// DilatedCausal1DConv
module DilatedCausal1DConv #(
    parameter integer DILATION_FACTOR = 2,
    parameter integer KERNEL_SIZE = 3,
    parameter integer INPUT_CHANNELS = 16,
    parameter integer OUTPUT_CHANNELS = 16
)(
    input clk,
    input reset,
    input wire [INPUT_CHANNELS*8-1:0] x,  
    output reg [OUTPUT_CHANNELS*8-1:0] y,  
    input h_write,
    input [7:0] h_index_channel,
    input [7:0] h_index_filter,
    input [7:0] h_value    
    );
    localparam integer TAPS = DILATION_FACTOR*(KERNEL_SIZE-1) + 1;
    reg signed [7:0] h [0:INPUT_CHANNELS*KERNEL_SIZE-1];        
    reg signed [7:0] x_delay [0:INPUT_CHANNELS*TAPS-1];          
    reg signed [15:0] mul [0:INPUT_CHANNELS*KERNEL_SIZE-1];
    reg signed [15:0] sum [0:OUTPUT_CHANNELS-1];
    integer i,j;
    always @(posedge clk or posedge reset) begin
        if(reset) begin
        for(i = 0; i <= INPUT_CHANNELS-1; i= i+1) begin
            for (j = 0; j <= (DILATION_FACTOR*(KERNEL_SIZE-1)); j = j + 1) begin
                x_delay[i*TAPS+j] <= 8'sh0;
            end           
        end
    end
        else begin
        for(i = 0; i <= INPUT_CHANNELS-1; i= i+1) begin
            for(j=(DILATION_FACTOR*(KERNEL_SIZE-1)); j>0; j=j-1) begin
                x_delay[i*TAPS+j] <= x_delay[i*TAPS+j-1];
            end
            x_delay[i*TAPS] <= x[i*8 +: 8];
        end
    end
end
    always @ (posedge clk or posedge reset) begin  
  ...
clock: 6.23 ns
lec_check: 0
abc_area: 0
cap_margin: 35
core_aspect_ratio: 1.17
core_margin: 2
core_utilization: 72
cts_cluster_diameter: 29
cts_cluster_size: 37
max_routing_layer: met5
place_density: 0.35
setup_slack_margin: 1.81
slew_margin: 20
tns_end_percent: 70
run.sh (not shown) runs the stock make flow with config.mk's settings and CLKGATE_MAP_FILE=.
The first run completed, yet does not pass: negative setup slack.
Rerun with:
- ABC_AREA: 0 -> unset
- CAP_MARGIN: 35 -> 20
- CORE_ASPECT_RATIO: 1.17 -> unset
- CORE_UTILIZATION: 72 -> 69
- CTS_CLUSTER_DIAMETER: 29 -> unset
- CTS_CLUSTER_SIZE: 37 -> 99
- MAX_ROUTING_LAYER: met5 -> unset
- PLACE_DENSITY: 0.35 -> unset
- SETUP_SLACK_MARGIN: 1.81 -> unset
- TNS_END_PERCENT: 70 -> unset
- clock period: 6.23 -> 7.01 ns (I/O delays scaled with it)
With this change the flow finished clean.
Routed wire length is lower by a quarter to a third.
Count of clock-buffer cells in the layout is lower by 178.
Sequential power is lower by roughly a tenth.
Final area is lower by roughly a tenth.
Worst setup slack is better by 1000 ps.
Global-route usage is lower by 8.8 points.
Total power is lower by well over a third.
Synthesized area stays the same.
First-iteration DRC count is lower by a quarter to a third.
Die area is higher by a few percent.
Rerun with:
- CORE_ASPECT_RATIO: unset -> 0.5
- CORE_UTILIZATION: 69 -> 40
- CTS_CLUSTER_DIAMETER: unset -> 218
- CTS_CLUSTER_SIZE: 99 -> unset
- clock period: 7.01 -> 7.0 ns (I/O delays scaled with it)
Result: The changed run produced a clean layout; maximum frequency hardly moves; hold slack is better by 4.9 ps; via count went down by about 2.2%; final area went up by about 2%.
Rerun with:
- CORE_ASPECT_RATIO: 0.5 -> unset
- CORE_UTILIZATION: 40 -> 68
- CTS_CLUSTER_DIAMETER: 218 -> unset
- clock period: 7.0 -> 5.12 ns (I/O delays scaled with it)
With this change the flow reached the layout checks and failed them: negative setup slack.
Area after synthesis stays the same.
Design area climbs by a little under a tenth.
Maximum frequency climbs slightly.
Sequential cell count is unchanged.
Sequential power climbs by well over a third.
Hold slack improves by 4.3 ps.
Via count climbs by roughly a tenth.
Total power climbs by well over a third.

* * *

== try-ember ==
Starting RTL as in the previous note.
make LEC_CHECK=0 ABC_AREA=0 CAP_MARGIN=35 CORE_ASPECT_RATIO=1.03 CORE_MARGIN=2 CORE_UTILIZATION=72 CTS_CLUSTER_DIAMETER=267 CTS_CLUSTER_SIZE=37 MAX_ROUTING_LAYER=met5 PLACE_DENSITY=0.95 SETUP_SLACK_MARGIN=-0.42 SLEW_MARGIN=20 finish   # period 6.14 ns
try-ember: aborted in 5_1_grt (tool error)
### try-ember -> try-pepper
- PLACE_DENSITY: 0.95 -> unset
- CTS_CLUSTER_SIZE: 37 -> 15
- SETUP_SLACK_MARGIN: -0.42 -> 1.81
- PLACE_DENSITY_LB_ADDON: unset -> 0.03
- ABC_AREA: 0 -> 1
- CORE_ASPECT_RATIO: 1.03 -> 1.67
- CTS_CLUSTER_DIAMETER: 267 -> 243
- the clock period (ns, I/O delays scaled along): 6.14 -> 5.34
### Flow results
- [flow] try-pepper | stages: complete | final checks: fail | reason: negative setup slack
- Mean instance size in the synthesized netlist is lower on try-pepper
- Against try-ember, area of the chip in try-pepper rose by a few percent.
- The run showing the greater vertical extent of the die is try-pepper.
- CTS buffer count for try-pepper: 49 up relative to try-ember
- Summary of the comparison: sequential fraction of the synthesis area is lower in try-pepper, relative to try-ember.
- try-pepper against try-ember; instance area at placement is up by a few percent.
- Delta(post-synthesis compound-gate area fraction, try-pepper - try-ember) < 0
- The number of cells produced by synthesis in try-pepper was higher than what try-ember gave.
- try-pepper ended with more number of rows in the core area than try-ember.
Relative to try-pepper, the following input files were edited for try-yarrow:
- CTS_CLUSTER_SIZE: 15 -> 13
- CTS_CLUSTER_DIAMETER: 243 -> unset
- SETUP_SLACK_MARGIN: 1.81 -> unset
- CAP_MARGIN: 35 -> 20
- PLACE_DENSITY_LB_ADDON: 0.03 -> unset
- MAX_ROUTING_LAYER: met5 -> unset
- CORE_ASPECT_RATIO: 1.67 -> unset
- ABC_AREA: 1 -> unset
- the clock period (ns, I/O delays scaled along): 5.34 -> 6.55
--- outcome ---
- | design internal power | try-yarrow vs try-pepper | about 27% higher |
- What try-yarrow reported for overall power after layout has to be multiplied by 0.75 to get the figure for try-pepper.
- [try-yarrow] flow finished | final checks: failed | reasons: negative setup slack
- Setup slack: try-yarrow more than try-pepper
- Compared with try-pepper, try-yarrow ends up with less cell area.
- On endpoint arrival time on the critical path, the higher figure sits with try-yarrow, not try-pepper.
> inputs changed (try-yarrow -> try-xenon)
- SETUP_SLACK_MARGIN newly set to 1.3
- CTS_CLUSTER_SIZE changed from 13 to 52
- MAX_ROUTING_LAYER newly set to met4
- CORE_UTILIZATION changed from 72 to 59
- CTS_CLUSTER_DIAMETER newly set to 52
- the clock period (ns, I/O delays scaled along) changed from 6.55 to 4.91
Findings:
The final report for try-xenon shows a completed flow and a layout that fails verification, specifically negative setup slack.
There was hardly any difference in maximum frequency between try-xenon and try-yarrow.
HPWL after detailed placement up 3.4% in try-xenon wrt try-yarrow
try-xenon vs try-yarrow: global-route total usage across every layer down
In try-xenon the final net count turned out 861 higher than in try-yarrow.
On worst hold slack, try-xenon tracks try-yarrow almost exactly.
### try-xenon -> try-onyx
- SETUP_SLACK_MARGIN: 1.3 -> 1.14
- HOLD_SLACK_MARGIN: unset -> -0.09
- CTS_CLUSTER_DIAMETER: 52 -> 397
- MAX_ROUTING_LAYER: met4 -> unset
- CTS_CLUSTER_SIZE: 52 -> 13
- ABC_AREA: unset -> 0
- PLACE_DENSITY: unset -> 0.4
- CORE_UTILIZATION: 59 -> 72
- the clock period (ns, I/O delays scaled along): 4.91 -> 3.86
### Flow results
- Switching share of power in try-onyx is 0.76 points higher than in try-xenon
- Worst clock skew, try-onyx and try-xenon: larger value in try-onyx
- Relative to try-xenon, the tap cell count of try-onyx is lower by 17%.
- Higher maximum buffer depth of the clock tree goes to try-xenon over try-onyx.
- Compared with try-xenon, try-onyx shows a higher fraction of standard cell area in multi-input logic.
- try-onyx: met3 capacity usage during global routing is 2.0 points higher than what try-xenon reported.
- In try-onyx, the core utilization came out 14 points above the value in try-xenon.
- Compare try-onyx and try-xenon | post-layout instance count excluding filler cells higher: try-xenon
- try-onyx finished every stage; the final checks, however, were not passed, the failures being negative setup slack.
- Against try-xenon as the reference, try-onyx delivers a lower clock-buffer cell count.
Edits applied to the flow inputs when going from try-onyx to try-nickel:
- a deleted SETUP_SLACK_MARGIN that had been 1.14
- a deleted CTS_CLUSTER_SIZE that had been 13
- a deleted CTS_CLUSTER_DIAMETER that had been 397
- a deleted ABC_AREA that had been 0
- a deleted HOLD_SLACK_MARGIN that had been -0.09
- a deleted PLACE_DENSITY that had been 0.4
- a change of CORE_UTILIZATION from 72 to 40
- a change of the clock period (ns, I/O delays scaled along) from 3.86 to 6.95
- Every run in try-nickel and try-onyx closed cleanly, with the single exception of try-onyx.
- Going from try-onyx to try-nickel, first-iteration DRC count fell 42%, area growth from synthesis to final layout lower.
- Compared with try-onyx, try-nickel ends up with less cell area.
- In the tables for try-nickel and try-onyx, setup slack reads higher with try-nickel.
- try-onyx -> try-nickel: maximum frequency flat
- Final cycle utilization of the critical path (higher): try-onyx
- try-nickel vs try-onyx: final cell count up in try-nickel
- Relative to try-onyx, number of buffers outside the clock class in the layout has decreased by 1733 in try-nickel.
- Re combinational power share: try-nickel is 10 points down on try-onyx.
- try-nickel vs try-onyx — register share of the cell area rose 0.94 points.
- Standard-cell row count went up by more than a quarter going from try-onyx to try-nickel.

* * *

Setup of willow:
Starting RTL as in the previous note.
make LEC_CHECK=0 CAP_MARGIN=20 CORE_MARGIN=2 CORE_UTILIZATION=65 CTS_CLUSTER_DIAMETER=35 SETUP_SLACK_MARGIN=1.3 SLEW_MARGIN=20 finish   # period 6.39 ns
Finished, but not clean: willow, with setup timing.
What maple does differently from willow at the input level:
- CTS_CLUSTER_DIAMETER removed (was 35)
- CORE_UTILIZATION changed from 65 to 40
- GPL_TIMING_DRIVEN newly set to 0
- SETUP_SLACK_MARGIN removed (was 1.3)
- TNS_END_PERCENT newly set to 55
- the clock period (ns, I/O delays scaled along) changed from 6.39 to 5.24
## What came out
No crash in maple: every stage finished, but the layout fails its final checks due to setup timing. [compare] base=willow new=maple: tally of buffers added on design ports has decreased; hold slack has increased; total design power has decreased; register-to-register slack has decreased. Of willow and maple, willow shows the lower full die area, with maple above it. Static leakage power, maple vs willow: down by a little under 10%. Sort willow and maple by power density relative to cell area desc -> top: maple. Re largest net degree at the start of global routing: willow was higher than maple. maple -> willow: net load switching power flat. On maple: core utilization is 35 points lower than what willow gave. In maple the combinational gate area turned out 0.86% lower than in willow.
Input changes introduced in lagoon (baseline for comparison: maple):
- CELL_PAD_IN_SITES_GLOBAL_PLACEMENT: unset -> 0
- TNS_END_PERCENT: 55 -> unset
- CELL_PAD_IN_SITES_DETAIL_PLACEMENT: unset -> 1
- CORE_UTILIZATION: 40 -> 19
- SETUP_SLACK_MARGIN: unset -> 1.52
- HOLD_SLACK_MARGIN: unset -> 0.0
- SLEW_MARGIN: 20 -> 15
- PLACE_DENSITY_LB_ADDON: unset -> 0.19
- the clock period (ns, I/O delays scaled along): 5.24 -> 5.17
The flow completed for lagoon, but it is not clean: the layout still shows setup timing.
In maple the implementation completed, yet the final layout does not meet the checks, the culprit being setup timing.
lagoon ends up with lower pre-placement core utilization than maple does.
Layout overhead on the synthesized area was higher in the run labelled lagoon.
y[77] as the capture point of the critical path was reported by lagoon, and y[75] by maple.
Looking only at share of power burned in the clock network, and setting everything else aside, the lower value of lagoon and maple goes to maple.
Taking maple as the reference, in lagoon die area now sits higher; depth of the worst hold-timing path now sits at about the same level; final hold slack now sits lower; setup slack of the critical path after layout now sits lower.
--- input diff lagoon..fjord ---
- clearing CELL_PAD_IN_SITES_DETAIL_PLACEMENT, which used to be 1
- putting CTS_CLUSTER_SIZE at 39 where nothing was set
- putting MAX_ROUTING_LAYER at met4 where nothing was set
- clearing PLACE_DENSITY_LB_ADDON, which used to be 0.19
- clearing HOLD_SLACK_MARGIN, which used to be 0.0
- swapping 1.52 for -0.38 in SETUP_SLACK_MARGIN
- putting CTS_CLUSTER_DIAMETER at 52 where nothing was set
- clearing CELL_PAD_IN_SITES_GLOBAL_PLACEMENT, which used to be 0
- clearing GPL_TIMING_DRIVEN, which used to be 0
- swapping 15 for 20 in SLEW_MARGIN
- swapping 19 for 65 in CORE_UTILIZATION
- swapping 5.17 for 4.91 in the clock period (ns, I/O delays scaled along)
--- outcome ---
- To summarise fjord: no stage aborted, but the layout did not pass its checks, failing on setup timing.
- Switching share of power ends up lower on lagoon.
- The delay of the slowest cell on the worst path on lagoon is in line with that on fjord.
- fjord: core utilization 56 points above lagoon
- Post-route total power down 0.37% in fjord wrt lagoon

* * *

quartz:
Starting RTL as in the previous note.
// DilatedCausal1DConv
module DilatedCausal1DConv #(
    parameter integer DILATION_FACTOR = 2,
    parameter integer KERNEL_SIZE = 3,
    parameter integer INPUT_CHANNELS = 16,
    parameter integer OUTPUT_CHANNELS = 16
)(
    input clk,
    input reset,
    input wire [INPUT_CHANNELS*8-1:0] x,  
    output reg [OUTPUT_CHANNELS*8-1:0] y,  
    input h_write,
    input [7:0] h_index_channel,
    input [7:0] h_index_filter,
    input [7:0] h_value    
    );
    localparam integer TAPS = DILATION_FACTOR*(KERNEL_SIZE-1) + 1;
    reg signed [7:0] h [0:INPUT_CHANNELS*KERNEL_SIZE-1];        
    reg signed [7:0] x_delay [0:INPUT_CHANNELS*TAPS-1];          
    reg signed [15:0] mul [0:INPUT_CHANNELS*KERNEL_SIZE-1];
    reg signed [15:0] sum [0:OUTPUT_CHANNELS-1];
    integer i,j;
    always @(posedge clk or posedge reset) begin
        if(reset) begin
        for(i = 0; i <= INPUT_CHANNELS-1; i= i+1) begin
            for (j = 0; j <= (DILATION_FACTOR*(KERNEL_SIZE-1)); j = j + 1) begin
                x_delay[i*TAPS+j] <= 8'sh0;
            end           
        end
    end
        else begin
        for(i = 0; i <= INPUT_CHANNELS-1; i= i+1) begin
            for(j=(DILATION_FACTOR*(KERNEL_SIZE-1)); j>0; j=j-1) begin
                x_delay[i*TAPS+j] <= x_delay[i*TAPS+j-1];
            end
            x_delay[i*TAPS] <= x[i*8 +: 8];
        end
    end
end
    always @ (posedge clk or posedge reset) begin  
        if(reset) begin
            for(i = 0; i <= INPUT_CHANNELS-1; i= i+1) begin
                for(j=0; j<KERNEL_SIZE; j=j+1) begin
                    h[i*KERNEL_SIZE+j] <= 8'd1 + j;
                end
            end
        end
        else begin
            for(i = 0; i <= INPUT_CHANNELS-1; i= i+1) begin
                for(j=0; j<KERNEL_SIZE; j=j+1) begin
                    if(h_write == 1 && h_index_channel == i && h_index_filter == j) begin
                        h[i*KERNEL_SIZE+j] <= h_value;
                    end
                end
            end
        end
  ...
Settings: LEC_CHECK=0, CAP_MARGIN=20, CORE_MARGIN=2, CORE_UTILIZATION=72, CTS_CLUSTER_DIAMETER=345, CTS_CLUSTER_SIZE=13, HOLD_SLACK_MARGIN=-0.08, SLEW_MARGIN=20; clock period 3.86 ns.
[quartz] flow finished | final checks: failed | reasons: setup timing
Input changes introduced in juniper (baseline for comparison: quartz):
- putting CORE_ASPECT_RATIO at 0.85 where nothing was set
- putting PLACE_DENSITY at 0.95 where nothing was set
- clearing CTS_CLUSTER_DIAMETER, which used to be 345
- clearing HOLD_SLACK_MARGIN, which used to be -0.08
- swapping 3.86 for 6.55 in the clock period (ns, I/O delays scaled along)
==> results <==
- juniper: aborted in global routing (5_1_grt) (tool error)
- Max deepest level of the CTS H-tree across juniper and quartz: juniper
- Area of the die across juniper and quartz: no real change.
- Between juniper and quartz, the post-placement cell area is higher for quartz.
--- input diff juniper..sierra ---
- PLACE_DENSITY removed (was 0.95)
- CORE_ASPECT_RATIO removed (was 0.85)
- CTS_CLUSTER_SIZE changed from 13 to 10
- CTS_CLUSTER_DIAMETER newly set to 124
- the clock period (ns, I/O delays scaled along) changed from 6.55 to 5.19
==> comparison <==
Every stage of sierra finished as expected; the final checks, on the other hand, flagged setup timing, which means the layout fails.
As far as quantity of hold-fixing buffers added after cts goes, sierra and juniper are indistinguishable; the numbers are identical.
Count of library flops with an enable pin came out exactly the same in juniper and sierra.
sierra -> juniper: chip area line of the yosys report delta 0, exact match
Compared with juniper, sierra shows a lower number of buffers inserted during clock tree synthesis.
On die area, juniper and sierra are basically level.
Mean instance size in the synthesized netlist: sierra vs juniper identical
Power is estimated from default activity; no workload was simulated.
